==> try-indigo: inputs <==
==> flow/design.v <==
module gca_dlnv(
    input [31:0]    coord0,
    input [31:0]    coord1,
    input           ld,
    input           step,
    input           CLK,
    output          FC,
    output [20:0]   ADDR
);
    reg         [15:0] x0;
    reg         [15:0] y0;
    wire        [15:0] x1;
    wire        [15:0] y1;
    reg  signed [15:0] dx, dy;
    reg  signed [15:0] sx, sy;
    reg  signed [15:0] error;
    wire signed [15:0] e2;
    assign x1 = {5'b0, coord1[10:0]};
    assign y1 = {6'b0, coord1[20:11]};
    assign e2 = error <<< 1;
    assign ADDR = {y0[9:0], x0[10:0]};
    assign FC = !ld && (x0 == x1 && y0 == y1 || e2 >= dy && x0 == x1 || e2 <= dx && y0 == y1);
    always @(posedge CLK) begin
        if(ld) begin
            x0 <= {5'b0, coord0[10:0]};
            y0 <= {6'b0, coord0[20:11]};
            sx <= (x0 > x1) ? -16'd1 : 16'd1;
            sy <= (y0 > y1) ? -16'd1 : 16'd1;
            dx <= (x0 < x1) ? (x1 - x0) : (x0 - x1);
            dy <= (y1 < y0) ? (y1 - y0) : (y0 - y1);
            error <= dx + dy;
        end
        if(step && !ld) begin
            if(e2 >= dy) x0 <= x0 + sx;
            if(e2 <= dx) y0 <= y0 + sy;
            if(e2 >= dy && e2 <= dx)
                error <= error + dx + dy;
            else if(e2 >= dy)
                error <= error + dy;
            else if(e2 <= dx)
                error <= error + dx;
        end
    end
endmodule
==> flow/run.sh <==
#!/bin/bash
# the make line also repeats each setting of config.mk as NAME=value (left out here)
make -C /OpenROAD-flow-scripts/flow DESIGN_CONFIG=/design/flow/config.mk WORK_HOME=/design/flow/orfs CLKGATE_MAP_FILE= finish
==> flow/config.mk <==
export PLATFORM = sky130hd
export DESIGN_NAME = gca_dlnv
export DESIGN_NICKNAME = gca_dlnv
export VERILOG_FILES = /design/flow/design.v
export SDC_FILE = /design/flow/constraint.sdc
export NUM_CORES = 4
export LEC_CHECK = 0
export CAP_MARGIN = 0
export CORE_MARGIN = 8
export CORE_UTILIZATION = 40
export CTS_CLUSTER_SIZE = 49
export GPL_TIMING_DRIVEN = 0
export MIN_ROUTING_LAYER = met2
export SETUP_SLACK_MARGIN = 1.18
export SLEW_MARGIN = 20
==> flow/constraint.sdc <==
create_clock -name core_clock -period 4.79 [get_ports {CLK}]
set_input_delay 0.9580 -clock core_clock [delete_from_list [all_inputs] [get_ports {CLK}]]
set_output_delay 0.9580 -clock core_clock [all_outputs]
set_load 0.01 [all_outputs]
==> try-amber (differences from try-indigo) <==
Settings changed: ABC_AREA from default to 1, CAP_MARGIN 0 to 5, CORE_MARGIN 8 to 2, CORE_UTILIZATION 40 to 72, CTS_CLUSTER_DIAMETER from default to 376, CTS_CLUSTER_SIZE 49 to 99, GPL_TIMING_DRIVEN 0 to default, MIN_ROUTING_LAYER met2 to default, SETUP_SLACK_MARGIN 1.18 to 0.25.
==> flow/constraint.sdc (replaced) <==
create_clock -name core_clock -period 4.06 [get_ports {CLK}]
set_input_delay 0.8120 -clock core_clock [delete_from_list [all_inputs] [get_ports {CLK}]]
set_output_delay 0.8120 -clock core_clock [all_outputs]
set_load 0.01 [all_outputs]
==> comparison table <==
	try-amber	try-indigo
Worst Max-Slew Pin Slew	704.1 ps	863.2 ps
XOR/XNOR Area Share	7.636%	7.915%
Clock slew seen by the registers of the worst setup and hold paths	60 ps	80 ps
Uppermost layer routed	met4	met5
Net count entering floorplan	1924	1498
Worst hold slack	532.5 ps	559.1 ps
Status	no timing/DRC/antenna violations	no timing/DRC/antenna violations
Unrepaired setup endpoints after global routing	false	true
Arrival time at the worst endpoint	2910 ps	3010 ps
Cell count listed in synth_stat.txt	1689	1263
Net count reported at finish	1970	1643
Chip area estimate from yosys synthesis	11130 sq um	10350 sq um
Synthesis-to-finish area growth	9.570%	23.85%
Routed wire per std cell	16.97 um	19.01 um
Share of the synthesized area in the top cell type	17.77%	19.09%
Drt initial violations	1137	2457

---

==> run a <==
Starts from the design.v that is shown in full above.
Settings: LEC_CHECK=0, CAP_MARGIN=25, CORE_ASPECT_RATIO=0.5, CORE_MARGIN=2, CORE_UTILIZATION=30, CTS_CLUSTER_DIAMETER=100, CTS_CLUSTER_SIZE=15, PLACE_DENSITY_LB_ADDON=0.12, SLEW_MARGIN=20, TNS_END_PERCENT=5; clock period 5.0 ns.
run.sh (not shown) runs the stock make flow with config.mk's settings and CLKGATE_MAP_FILE=.
==> inputs of run b, as changes to run a <==
==> flow/config.mk (replaced) <==
export PLATFORM = sky130hd
export DESIGN_NAME = gca_dlnv
export DESIGN_NICKNAME = gca_dlnv
export VERILOG_FILES = /design/flow/design.v
export SDC_FILE = /design/flow/constraint.sdc
export NUM_CORES = 4
export LEC_CHECK = 0
export CAP_MARGIN = 20
export CORE_MARGIN = 2
export CORE_UTILIZATION = 66
export SETUP_SLACK_MARGIN = 1.0
export SLEW_MARGIN = 20
==> flow/constraint.sdc (replaced) <==
create_clock -name core_clock -period 3.9 [get_ports {CLK}]
set_input_delay 0.7800 -clock core_clock [delete_from_list [all_inputs] [get_ports {CLK}]]
set_output_delay 0.7800 -clock core_clock [all_outputs]
set_load 0.01 [all_outputs]
==> inputs of run c, as changes to run a <==
==> flow/config.mk (replaced) <==
export PLATFORM = sky130hd
export DESIGN_NAME = gca_dlnv
export DESIGN_NICKNAME = gca_dlnv
export VERILOG_FILES = /design/flow/design.v
export SDC_FILE = /design/flow/constraint.sdc
export NUM_CORES = 4
export LEC_CHECK = 0
export CAP_MARGIN = 20
export CORE_MARGIN = 2
export CORE_UTILIZATION = 11
export SLEW_MARGIN = 20
==> flow/constraint.sdc (replaced) <==
create_clock -name core_clock -period 5.19 [get_ports {CLK}]
set_input_delay 1.0380 -clock core_clock [delete_from_list [all_inputs] [get_ports {CLK}]]
set_output_delay 1.0380 -clock core_clock [all_outputs]
set_load 0.01 [all_outputs]
==> notes.md <==
impl run done, here's what came out: non-clock buffer share of cell area 0.0696, met2 wire length 13.8 mm, vias in the first global route 9,174, Place WS 0.283 ns, status no timing/DRC/antenna violations, clock-cell share of area 0.0253
Source of the figures above: run a

==> notes.md <==
impl run done, here's what came out: WL met3 1.02 mm, routed vias 9,123, Place WS 0.500 ns, non-clock buffer share of cell area 0.0635, status no timing/DRC/antenna violations, Port Buffers 66, clock-cell share of area 0.0242, hold crit path type flop to flop, top cells by count, synth 158 x ha_1, 102 x inv_1, 95 x a21oi_1, met2 wire length 12.9 mm
Source of the figures above: run c

==> notes.md <==
impl run done, here's what came out: status finished with violations, SO Faults setup timing, Setup WS post-layout -0.370 ns, Place WS -0.000171 ns, vias in the first global route 10,398, Post-synth ARST share 0, met2 wire length 17.1 mm, non-clock buffer share of cell area 0.156, final setup violating endpoints 3
Source of the figures above: run b


---

==> job 5096: inputs <==
Starts from the design.v that is shown in full above.
Settings: LEC_CHECK=0, CAP_MARGIN=20, CORE_MARGIN=2, CORE_UTILIZATION=40, SLEW_MARGIN=20; clock period 4.56 ns.
==> job 1794 (differences from job 5096) <==
--- a/flow/config.mk
+++ b/flow/config.mk
@@ -9,3 +9,8 @@
 export CORE_MARGIN = 2
-export CORE_UTILIZATION = 40
+export CORE_UTILIZATION = 72
+export CTS_CLUSTER_DIAMETER = 32
+export CTS_CLUSTER_SIZE = 80
+export MAX_ROUTING_LAYER = met4
+export PLACE_DENSITY_LB_ADDON = 0.04
+export SETUP_SLACK_MARGIN = 1.27
 export SLEW_MARGIN = 20
==> flow/constraint.sdc (replaced) <==
create_clock -name core_clock -period 4.52 [get_ports {CLK}]
set_input_delay 0.9040 -clock core_clock [delete_from_list [all_inputs] [get_ports {CLK}]]
set_output_delay 0.9040 -clock core_clock [all_outputs]
set_load 0.01 [all_outputs]
==> job 7783 (differences from job 5096) <==
--- a/flow/config.mk
+++ b/flow/config.mk
@@ -9,3 +9,6 @@
 export CORE_MARGIN = 2
-export CORE_UTILIZATION = 40
+export CORE_UTILIZATION = 72
+export CTS_CLUSTER_DIAMETER = 41
+export HOLD_SLACK_MARGIN = -0.1
 export SLEW_MARGIN = 20
+export TNS_END_PERCENT = 40
==> flow/constraint.sdc (replaced) <==
create_clock -name core_clock -period 3.78 [get_ports {CLK}]
set_input_delay 0.7560 -clock core_clock [delete_from_list [all_inputs] [get_ports {CLK}]]
set_output_delay 0.7560 -clock core_clock [all_outputs]
set_load 0.01 [all_outputs]
==> summary of the runs <==
Job 1794 ran to the end with no violations. Job 7783 finished with setup timing left. Job 5096 went through all stages and came out clean.
Synthesized cell count is the same in job 1794 and job 5096.
In job 1794 the worst hold slack is better than in job 5096, by 0.049 ns.
Against job 1794, the via count of job 7783 is lower by about 7%.
Flip-flop count is the same in job 1794 and job 5096.
In job 1794 the wire length is higher than in job 5096, by 24%.

---

==> build 97 <==
RTL: the design.v shown in full above, as it stands there.
==> flow/config.mk <==
export PLATFORM = sky130hd
export DESIGN_NAME = gca_dlnv
export DESIGN_NICKNAME = gca_dlnv
export VERILOG_FILES = /design/flow/design.v
export SDC_FILE = /design/flow/constraint.sdc
export NUM_CORES = 4
export LEC_CHECK = 0
export ABC_AREA = 1
export CAP_MARGIN = 15
export CELL_PAD_IN_SITES_GLOBAL_PLACEMENT = 1
export CORE_ASPECT_RATIO = 1.45
export CORE_MARGIN = 5
export CORE_UTILIZATION = 32
export CTS_CLUSTER_DIAMETER = 356
export GPL_ROUTABILITY_DRIVEN = 1
export GPL_TIMING_DRIVEN = 1
export MIN_ROUTING_LAYER = met2
export PLACE_DENSITY_LB_ADDON = 0.18
export SLEW_MARGIN = 20
export TNS_END_PERCENT = 55
==> flow/constraint.sdc <==
create_clock -name core_clock -period 4.27 [get_ports {CLK}]
set_input_delay 0.8540 -clock core_clock [delete_from_list [all_inputs] [get_ports {CLK}]]
set_output_delay 0.8540 -clock core_clock [all_outputs]
set_load 0.01 [all_outputs]
==> build 19 (differences from build 97) <==
ABC_AREA = default   (was 1)
CAP_MARGIN = 20   (was 15)
CELL_PAD_IN_SITES_GLOBAL_PLACEMENT = default   (was 1)
CORE_ASPECT_RATIO = default   (was 1.45)
CORE_MARGIN = 2   (was 5)
CORE_UTILIZATION = 58   (was 32)
CTS_CLUSTER_DIAMETER = default   (was 356)
GPL_ROUTABILITY_DRIVEN = default   (was 1)
GPL_TIMING_DRIVEN = default   (was 1)
MIN_ROUTING_LAYER = default   (was met2)
PLACE_DENSITY_LB_ADDON = default   (was 0.18)
TNS_END_PERCENT = default   (was 55)
==> flow/constraint.sdc (replaced) <==
create_clock -name core_clock -period 2.53 [get_ports {CLK}]
set_input_delay 0.5060 -clock core_clock [delete_from_list [all_inputs] [get_ports {CLK}]]
set_output_delay 0.5060 -clock core_clock [all_outputs]
set_load 0.01 [all_outputs]
==> comparison table <==
quantity	build 19	build 97
Result of the run	did not finish	no timing/DRC/antenna violations
Failing step	global routing	-
Worst setup slack before clock tree synthesis	-1.27 ns	0.126 ns
AND-OR/OR-AND Cells, Area Fraction	0.253	0.170
Net Count, Synth	1,498	1,924
Post-CTS Resized	215	0
Die span in y	138 microns	235 microns
Overall die width	138 microns	165 microns
Cell area after technology mapping	10,400 sq um	11,100 sq um
Yosys Instances	1,263	1,689
Average footprint of a synthesized cell	8.20 sq um	6.59 sq um
Synth Area in Simple Gates	0.158	0.274
Routability congestion estimate from global placement	1.01	0.938
Share of the synthesized area in the top cell type	0.191	0.178
Core Util at FP	0.597	0.323
Post-CTS setup-driven buffer insertion count	48	0
Total die size	18,900 sq um	38,700 sq um
XOR/XNOR Fraction of Synth Area	0.0792	0.0764
Standard-cell row count	48	82
Multiplexer share of the synthesized area	0.0421	0.00180
Number of placed instances, taps included	1,863	2,188
